Setup of run A:
Design processor, start of the top module:
module processor(clk,reset,instr,PC,opcode,rd_index,rs_index,rt_index,shamt,constant,address,rd_value,rs_value,rt_value,low_out,high_out,SR);
Size: about 3000 cells after synthesis, roughly 300 flip-flops.
clock: 8.42 ns
lec_check: 0
cap_margin: 20
core_margin: 2
core_utilization: 40
slew_margin: 20
run.sh (not shown) runs the stock make flow with config.mk's settings and CLKGATE_MAP_FILE=.
Input changes introduced in run B (baseline for comparison: run A):
- SETUP_SLACK_MARGIN: unset -> 0.6
- CORE_UTILIZATION: 40 -> 72
- CTS_CLUSTER_DIAMETER: unset -> 42
- ABC_AREA: unset -> 1
- CORE_ASPECT_RATIO: unset -> 0.91
- PLACE_DENSITY: unset -> 0.95
- the clock period (ns, I/O delays scaled along): 8.42 -> 4.05
--- outcome ---
- Status for run B and run A: clean finish in run A only
- The synthesis area per yosys in run B sits 2.3% below the value recorded for run A.
- Going from run A to run B, post-synthesis cell area lost 650 sq um; number of rows created at floorplan lost 30%; die extent in y lost about 30%.
- Run B vs. run A: total die size went down by about 45%.
- What run A reported for post-synthesis area per instance has to be multiplied by 0.78 to get the figure for run B.
- What run A reported for die width has to be multiplied by 0.78 to get the figure for run B.
- The worst setup slack before clock tree synthesis in run B sits 3.62 ns below the value recorded for run A.
Here is what was changed in the inputs of run C compared with run B.
- PLACE_DENSITY removed (was 0.95)
- ABC_AREA removed (was 1)
- CORE_UTILIZATION changed from 72 to 46
- SETUP_SLACK_MARGIN removed (was 0.6)
- CTS_CLUSTER_DIAMETER removed (was 42)
- CORE_ASPECT_RATIO removed (was 0.91)
- the clock period (ns, I/O delays scaled along) changed from 4.05 to 8.42
==> results <==
- Run C: flow completed, timing, DRC and antenna clean
- Measured against run B, the cell count in the Yosys report of run C comes out at 0.802 times the reference value.
- Run B → run C: share of the core filled by cells before placement has decreased; number of cells produced by synthesis decreased by 20% relative to the old numbers; full die area has increased; area fraction in mux cells moved up.
- Combined area of all synthesized cells: run C > run B
Here is what was changed in the inputs of run D compared with run C.
- CAP_MARGIN changed from 20 to 10
- MIN_ROUTING_LAYER newly set to met1
- MAX_ROUTING_LAYER newly set to met4
- CELL_PAD_IN_SITES_DETAIL_PLACEMENT newly set to 2
- GPL_ROUTABILITY_DRIVEN newly set to 0
- PLACE_DENSITY_LB_ADDON newly set to 0.17
- CORE_UTILIZATION changed from 46 to 60
- SETUP_SLACK_MARGIN newly set to 3.2
- ABC_AREA newly set to 1
- GPL_TIMING_DRIVEN newly set to 0
- CORE_MARGIN changed from 2 to 3
- TNS_END_PERCENT newly set to 10
- SLEW_MARGIN changed from 20 to 25
- CELL_PAD_IN_SITES_GLOBAL_PLACEMENT newly set to 0
- the clock period (ns, I/O delays scaled along) changed from 8.42 to 11.7
--- outcome ---
Run D never completed; the flow aborted with a tool error in detailed placement (3_5_place_dp). Y dimension of the die (run C / run D): 1.14. Summary: with run C as the reference, width of the chip in run D moved down by more than 10%. Per the comparison of run D with run C, die area down about 23%, post-synthesis cell area down about 2.3%, effective utilization at floorplan up 15 points, post-synthesis chip area from yosys down 2.3%, instance tally after logic synthesis up 731. Synthesized-area fraction occupied by ao, oa, aoi and oai cells ends up lower on run D. | simple-gate area share of the yosys netlist | higher: run D |. Number of cells in Yosys stat: run D > run C.


red:
Starting RTL as in the previous note.
// processor
module processor(clk,reset,instr,PC,opcode,rd_index,rs_index,rt_index,shamt,constant,address,rd_value,rs_value,rt_value,low_out,high_out,SR);
==> flow/config.mk <==
export PLATFORM = sky130hd
export DESIGN_NAME = processor
export DESIGN_NICKNAME = processor
export VERILOG_FILES = /design/flow/design.v
export SDC_FILE = /design/flow/constraint.sdc
export NUM_CORES = 4
export LEC_CHECK = 0
export CAP_MARGIN = 20
export CORE_MARGIN = 2
export CORE_UTILIZATION = 58
export SLEW_MARGIN = 20
==> flow/constraint.sdc <==
create_clock -name core_clock -period 4.68 [get_ports {clk}]
set_input_delay 0.9360 -clock core_clock [delete_from_list [all_inputs] [get_ports {clk}]]
set_output_delay 0.9360 -clock core_clock [all_outputs]
set_load 0.01 [all_outputs]
[red] flow finished | final checks: failed | reasons: setup timing
The inputs of blue differ from those of red as listed below.
-- flow/config.mk --
<<< red, line 8
export CAP_MARGIN = 20
export CORE_MARGIN = 2
export CORE_UTILIZATION = 58
export SLEW_MARGIN = 20
>>> blue, line 8
export CAP_MARGIN = 20
export CORE_MARGIN = 2
export CORE_UTILIZATION = 65
export MAX_ROUTING_LAYER = met4
export SETUP_SLACK_MARGIN = 0.74
export SLEW_MARGIN = 20
==> flow/constraint.sdc <==
create_clock -name core_clock -period 7.51 [get_ports {clk}]
set_input_delay 1.5020 -clock core_clock [delete_from_list [all_inputs] [get_ports {clk}]]
set_output_delay 1.5020 -clock core_clock [all_outputs]
set_load 0.01 [all_outputs]
### Flow results
Every stage of red finished as expected; the final checks, on the other hand, flagged setup timing, which means the layout fails.
Although blue finished all stages, its layout failed final checks on setup timing.
Largest fanout on the critical path sits higher in blue than in red.
red → blue: number of endpoints failing setup at the final stage shows a reduction of 90%; area of all placed cells without fillers has decreased; routed wire length lost 18 mm.
| internal cell power | higher: red |
Compared with red, blue shows a count of buffering cells on the critical path with inverters included that is 1 lower.
Delta (blue minus red): total placed cells including tap cells dropped 6.3%; gate count after technology mapping barely changed; fraction of area in clock buffers and inverters barely changed.


## build 63
Starting RTL as in the previous note.
make LEC_CHECK=0 CAP_MARGIN=20 CORE_MARGIN=2 CORE_UTILIZATION=57 CTS_CLUSTER_DIAMETER=44 CTS_CLUSTER_SIZE=75 SETUP_SLACK_MARGIN=1.3 SLEW_MARGIN=20 TNS_END_PERCENT=5 finish   # period 4.68 ns
Build 63 completed end to end; final checks failed (setup timing).
#### Input delta (build 59 over build 63)
==> flow/config.mk <==
export PLATFORM = sky130hd
export DESIGN_NAME = processor
export DESIGN_NICKNAME = processor
export VERILOG_FILES = /design/flow/design.v
export SDC_FILE = /design/flow/constraint.sdc
export NUM_CORES = 4
export LEC_CHECK = 0
export CAP_MARGIN = 5
export CELL_PAD_IN_SITES_DETAIL_PLACEMENT = 1
export CELL_PAD_IN_SITES_GLOBAL_PLACEMENT = 0
export CORE_MARGIN = 2
export CORE_UTILIZATION = 40
export GPL_ROUTABILITY_DRIVEN = 0
export MAX_ROUTING_LAYER = met4
export MIN_ROUTING_LAYER = met2
export SLEW_MARGIN = 20
export TNS_END_PERCENT = 75
==> flow/constraint.sdc <==
create_clock -name core_clock -period 5.46 [get_ports {clk}]
set_input_delay 1.0920 -clock core_clock [delete_from_list [all_inputs] [get_ports {clk}]]
set_output_delay 1.0920 -clock core_clock [all_outputs]
set_load 0.01 [all_outputs]
- Tool error GRT-0116 stopped build 59 during 5_1_grt; no final results.
- The cell resize tally after clock tree synthesis number comes out lower for build 63 vs build 59.
- Lower floorplan-stage core utilization among build 59 and build 63: build 59
- Compared with build 63, build 59 shows post-detailed-placement cell area that has gone up slightly.
- Post-CTS setup buffer count (lower): build 63
- Build 59 vs build 63 — die boundary width rose 43 microns.
- The overall die area in build 59 was higher than what build 63 gave.
The following lists how build 38 was set up differently from build 59:
==> flow/config.mk <==
export PLATFORM = sky130hd
export DESIGN_NAME = processor
export DESIGN_NICKNAME = processor
export VERILOG_FILES = /design/flow/design.v
export SDC_FILE = /design/flow/constraint.sdc
export NUM_CORES = 4
export LEC_CHECK = 0
export CAP_MARGIN = 20
export CORE_MARGIN = 2
export CORE_UTILIZATION = 58
export SETUP_SLACK_MARGIN = 1.2
export SLEW_MARGIN = 20
==> flow/constraint.sdc <==
create_clock -name core_clock -period 4.79 [get_ports {clk}]
set_input_delay 0.9580 -clock core_clock [delete_from_list [all_inputs] [get_ports {clk}]]
set_output_delay 0.9580 -clock core_clock [all_outputs]
set_load 0.01 [all_outputs]
--- outcome ---
Build 59: it failed during 5_1_grt, and the tool reported GRT-0116.
Build 38 finished all stages; layout check result: FAIL, due to setup timing.
Relative to build 59, placeable core region has gone down in build 38.
Summary of build 38 over build 59: row count went down, synthesized cell count barely changed.
Changes observed in build 38 relative to build 59: cell count after placement dropped 5.7%; vertical die dimension dropped about 17%; compound-cell area share of the yosys netlist barely changed; die size dropped 31%.
Comparing build 38 against build 59, there is no change at all in clock sink total.
Buffer count from post-CTS setup fixing shrinks by more than a quarter when moving from build 59 to build 38.
Between build 59 and build 38, the flow reports width of the die decreasing by more than 10%.
Input-level comparison between build 28 and build 38:
diff --git a/flow/config.mk b/flow/config.mk
--- a/flow/config.mk
+++ b/flow/config.mk
@@ -8,4 +8,12 @@
-export CAP_MARGIN = 20
-export CORE_MARGIN = 2
-export CORE_UTILIZATION = 58
-export SETUP_SLACK_MARGIN = 1.2
+export ABC_AREA = 0
+export CAP_MARGIN = 0
+export CELL_PAD_IN_SITES_DETAIL_PLACEMENT = 1
+export CELL_PAD_IN_SITES_GLOBAL_PLACEMENT = 0
+export CORE_MARGIN = 8
+export CORE_UTILIZATION = 48
+export CTS_CLUSTER_DIAMETER = 168
+export CTS_CLUSTER_SIZE = 53
+export GPL_TIMING_DRIVEN = 0
+export MIN_ROUTING_LAYER = met2
+export PLACE_DENSITY_LB_ADDON = 0.3
+export SETUP_SLACK_MARGIN = 0.17
==> flow/constraint.sdc <==
create_clock -name core_clock -period 7.98 [get_ports {clk}]
set_input_delay 1.5960 -clock core_clock [delete_from_list [all_inputs] [get_ports {clk}]]
set_output_delay 1.5960 -clock core_clock [all_outputs]
set_load 0.01 [all_outputs]
Among build 38 and build 28, the run that stopped before the end is build 28, and it is the only one.
Build 28: it failed during 5_1_grt, and the tool reported GRT-0116.
Relative to build 38, standard-cell row count increased by 9.9% in build 28.
Build 38 → build 28: TritonCTS buffer count down 28; area of the die +32%.
Post-cts resize count, build 28 vs build 38: up by more than 100%
Build 28 against build 38: overall die height grew by 15%, initial core utilization went down 10 points, H-tree depth shrank by 1, number of synthesized flops with an enable pin essentially unchanged.


Starting RTL as in the previous note.
Design processor, start of the top module:
module processor(clk,reset,instr,PC,opcode,rd_index,rs_index,rt_index,shamt,constant,address,rd_value,rs_value,rt_value,low_out,high_out,SR);
==> flow/config.mk <==
export PLATFORM = sky130hd
export DESIGN_NAME = processor
export DESIGN_NICKNAME = processor
export VERILOG_FILES = /design/flow/design.v
export SDC_FILE = /design/flow/constraint.sdc
export NUM_CORES = 4
export LEC_CHECK = 0
export CAP_MARGIN = 20
export CORE_MARGIN = 2
export CORE_UTILIZATION = 58
export SETUP_SLACK_MARGIN = 1.23
export SLEW_MARGIN = 20
==> flow/constraint.sdc <==
create_clock -name core_clock -period 4.79 [get_ports {clk}]
set_input_delay 0.9580 -clock core_clock [delete_from_list [all_inputs] [get_ports {clk}]]
set_output_delay 0.9580 -clock core_clock [all_outputs]
set_load 0.01 [all_outputs]
The baseline finished with setup timing left.
==> next run, changes <==
==> flow/config.mk (replaced) <==
export PLATFORM = sky130hd
export DESIGN_NAME = processor
export DESIGN_NICKNAME = processor
export VERILOG_FILES = /design/flow/design.v
export SDC_FILE = /design/flow/constraint.sdc
export NUM_CORES = 4
export LEC_CHECK = 0
export CAP_MARGIN = 10
export CELL_PAD_IN_SITES_DETAIL_PLACEMENT = 2
export CELL_PAD_IN_SITES_GLOBAL_PLACEMENT = 3
export CORE_MARGIN = 3
export CORE_UTILIZATION = 40
export GPL_ROUTABILITY_DRIVEN = 0
export GPL_TIMING_DRIVEN = 0
export MAX_ROUTING_LAYER = met4
export MIN_ROUTING_LAYER = met2
export PLACE_DENSITY_LB_ADDON = 0.17
export SETUP_SLACK_MARGIN = 3.2
export SLEW_MARGIN = 10
export TNS_END_PERCENT = 10
==> flow/constraint.sdc (replaced) <==
create_clock -name core_clock -period 11.7 [get_ports {clk}]
set_input_delay 2.3400 -clock core_clock [delete_from_list [all_inputs] [get_ports {clk}]]
set_output_delay 2.3400 -clock core_clock [all_outputs]
set_load 0.01 [all_outputs]
Now the flow died in 5_1_grt.
Synthesized area stays the same.
Die area went up by 46%.
Synthesized cell count is unchanged.
==> next run, changes <==
==> flow/config.mk (replaced) <==
export PLATFORM = sky130hd
export DESIGN_NAME = processor
export DESIGN_NICKNAME = processor
export VERILOG_FILES = /design/flow/design.v
export SDC_FILE = /design/flow/constraint.sdc
export NUM_CORES = 4
export LEC_CHECK = 0
export ABC_AREA = 1
export CAP_MARGIN = 5
export CELL_PAD_IN_SITES_DETAIL_PLACEMENT = 1
export CELL_PAD_IN_SITES_GLOBAL_PLACEMENT = 0
export CORE_ASPECT_RATIO = 1.45
export CORE_MARGIN = 2
export CORE_UTILIZATION = 31
export GPL_ROUTABILITY_DRIVEN = 0
export GPL_TIMING_DRIVEN = 0
export HOLD_SLACK_MARGIN = 0.04
export MAX_ROUTING_LAYER = met4
export MIN_ROUTING_LAYER = met2
export PLACE_DENSITY = 0.63
export SETUP_SLACK_MARGIN = 1.01
export SLEW_MARGIN = 20
export TNS_END_PERCENT = 75
==> flow/constraint.sdc (replaced) <==
create_clock -name core_clock -period 5.55 [get_ports {clk}]
set_input_delay 1.1100 -clock core_clock [delete_from_list [all_inputs] [get_ports {clk}]]
set_output_delay 1.1100 -clock core_clock [all_outputs]
set_load 0.01 [all_outputs]
Effect:
- The changed run failed in 5_1_grt
- synthesized area went down by a few percent
- die area went up by a quarter to a third
- synthesized cell count went up by a quarter to a third
Power is estimated from default activity; no workload was simulated.
